Design Pipelined_Processor, start of the top module:
module Pipelined_Processor(
input CLK,
input reset,
output [7:0] imem_addr,
input [15:0] imem_data,
output [7:0] dmem_addr,
output [7:0] dmem_wdata,
output dmem_we,
input [7:0] dmem_rdata,
output [7:0] result 
   );
==> flow/config.mk <==
export PLATFORM = sky130hd
export DESIGN_NAME = Pipelined_Processor
export DESIGN_NICKNAME = Pipelined_Processor
export VERILOG_FILES = /design/flow/design.v
export SDC_FILE = /design/flow/constraint.sdc
export NUM_CORES = 4
export LEC_CHECK = 0
export ABC_AREA = 1
export CAP_MARGIN = 5
export CORE_MARGIN = 2
export CORE_UTILIZATION = 72
export CTS_CLUSTER_DIAMETER = 263
export CTS_CLUSTER_SIZE = 72
export HOLD_SLACK_MARGIN = -0.09
export SLEW_MARGIN = 20
==> flow/constraint.sdc <==
create_clock -name core_clock -period 10.6 [get_ports {CLK}]
set_input_delay 2.1200 -clock core_clock [delete_from_list [all_inputs] [get_ports {CLK}]]
set_output_delay 2.1200 -clock core_clock [all_outputs]
set_load 0.01 [all_outputs]
run.sh (not shown) runs the stock make flow with config.mk's settings and CLKGATE_MAP_FILE=.
The baseline died in 5_1_grt.
Edit:
Settings changed: CAP_MARGIN 5 to 20, CORE_UTILIZATION 72 to 62, CTS_CLUSTER_DIAMETER 263 to not set, CTS_CLUSTER_SIZE 72 to not set, HOLD_SLACK_MARGIN -0.09 to not set.
Clock period 10.6 ns to 12.1 ns, I/O delays scaled along.
=> The new run completed with no timing, DRC or antenna violations. Area after synthesis is unchanged. Die size came out higher by 16%. Synthesized cell count does not change.
Edit:
Settings changed: CORE_ASPECT_RATIO set to 0.5, CORE_UTILIZATION 62 to 34, CTS_CLUSTER_DIAMETER set to 337, CTS_CLUSTER_SIZE set to 99, TNS_END_PERCENT set to 20.
Clock period 12.1 ns to 13.5 ns, I/O delays scaled along.
Outcome: Routed wire length went down by a few percent; setup slack improves by 0.84 ns; sequential share of layout area goes up by 1.0 points; flip-flop count stays the same; sequential power drops by roughly a tenth; non-clock buffer count went down by 51; synthesized area is unchanged; final area falls by a few percent; power shrinks by about a fifth; utilization came out lower by 35 points.
Edit:
Settings changed: CORE_MARGIN 2 to 9, CORE_UTILIZATION 34 to 24, PLACE_DENSITY set to 0.8.
What happened: Total power is higher slightly; worst setup slack is worse by 0.11 ns; sequential share of layout area is lower by 0.63 points; synthesized cell count does not change; global-route usage is lower by 7.5 points; sequential power is higher slightly; flip-flop count stays the same; cell area is higher by a few percent.


Pipelined_Processor again, from the RTL that the note above started with.
Settings: LEC_CHECK=0, CAP_MARGIN=20, CELL_PAD_IN_SITES_GLOBAL_PLACEMENT=0, CORE_MARGIN=2, CORE_UTILIZATION=66, CTS_CLUSTER_SIZE=13, GPL_ROUTABILITY_DRIVEN=1, GPL_TIMING_DRIVEN=1, HOLD_SLACK_MARGIN=-0.02, MAX_ROUTING_LAYER=met5, PLACE_DENSITY=0.67, SETUP_SLACK_MARGIN=-0.72, SLEW_MARGIN=20, TNS_END_PERCENT=75; clock period 11.2 ns.
The baseline produced a layout that fails on setup timing.
Change:
ABC_AREA = 1   (was not set)
CELL_PAD_IN_SITES_GLOBAL_PLACEMENT = not set   (was 0)
CORE_UTILIZATION = 67   (was 66)
CTS_CLUSTER_DIAMETER = 222   (was not set)
CTS_CLUSTER_SIZE = 73   (was 13)
GPL_ROUTABILITY_DRIVEN = not set   (was 1)
GPL_TIMING_DRIVEN = not set   (was 1)
HOLD_SLACK_MARGIN = not set   (was -0.02)
MAX_ROUTING_LAYER = not set   (was met5)
PLACE_DENSITY = not set   (was 0.67)
SETUP_SLACK_MARGIN = not set   (was -0.72)
TNS_END_PERCENT = not set   (was 75)
Result: The changed run finished but failed the layout checks on setup timing; fmax goes up by 25%; global-route usage shrinks by 5.0 points; routed wire length fell by 19%; clock skew climbs by 9.8 ps; final area came out lower by 5.0%; count of clock-buffer cells in the layout does not change.
Change:
ABC_AREA = not set   (was 1)
CORE_UTILIZATION = 40   (was 67)
CTS_CLUSTER_DIAMETER = not set   (was 222)
CTS_CLUSTER_SIZE = not set   (was 73)
clock period = 13.2 ns   (was 11.2 ns; I/O delays follow)
What happened: Now the flow finished clean. Routed wire length came out higher slightly. Count of clock-buffer cells in the layout stays the same. Worst setup slack gets better by 1200 ps. Flip-flop count is unchanged. Clock skew is lower by 5.3 ps. Die area is higher by well over a third.
Change:
CORE_UTILIZATION = 64   (was 40)
clock period = 7.31 ns   (was 13.2 ns; I/O delays follow)
The changed run completed, yet does not pass: setup timing.
Global-route usage climbs by 18 points.
Worst setup slack degrades by 6600 ps.
Cell area is higher by 6.7%.
Routed wire length rose by 14%.
Via count grows by 14%.
First-iteration DRC count grows by 29%.
Utilization goes up by 36 points.
Hold slack is about the same.
Sequential share of layout area shrinks by 1.7 points.
Change:
ABC_AREA = 0   (was not set)
CORE_UTILIZATION = 72   (was 64)
CTS_CLUSTER_DIAMETER = 400   (was not set)
CTS_CLUSTER_SIZE = 98   (was not set)
TNS_END_PERCENT = 15   (was not set)
clock period = 10.0 ns   (was 7.31 ns; I/O delays follow)
Outcome: The new run ended with an error in global routing; area after synthesis does not change; synthesized cell count stays the same; die area came out lower by 11%.
Power figures rest on the tool's default switching activity, not on a simulated workload.
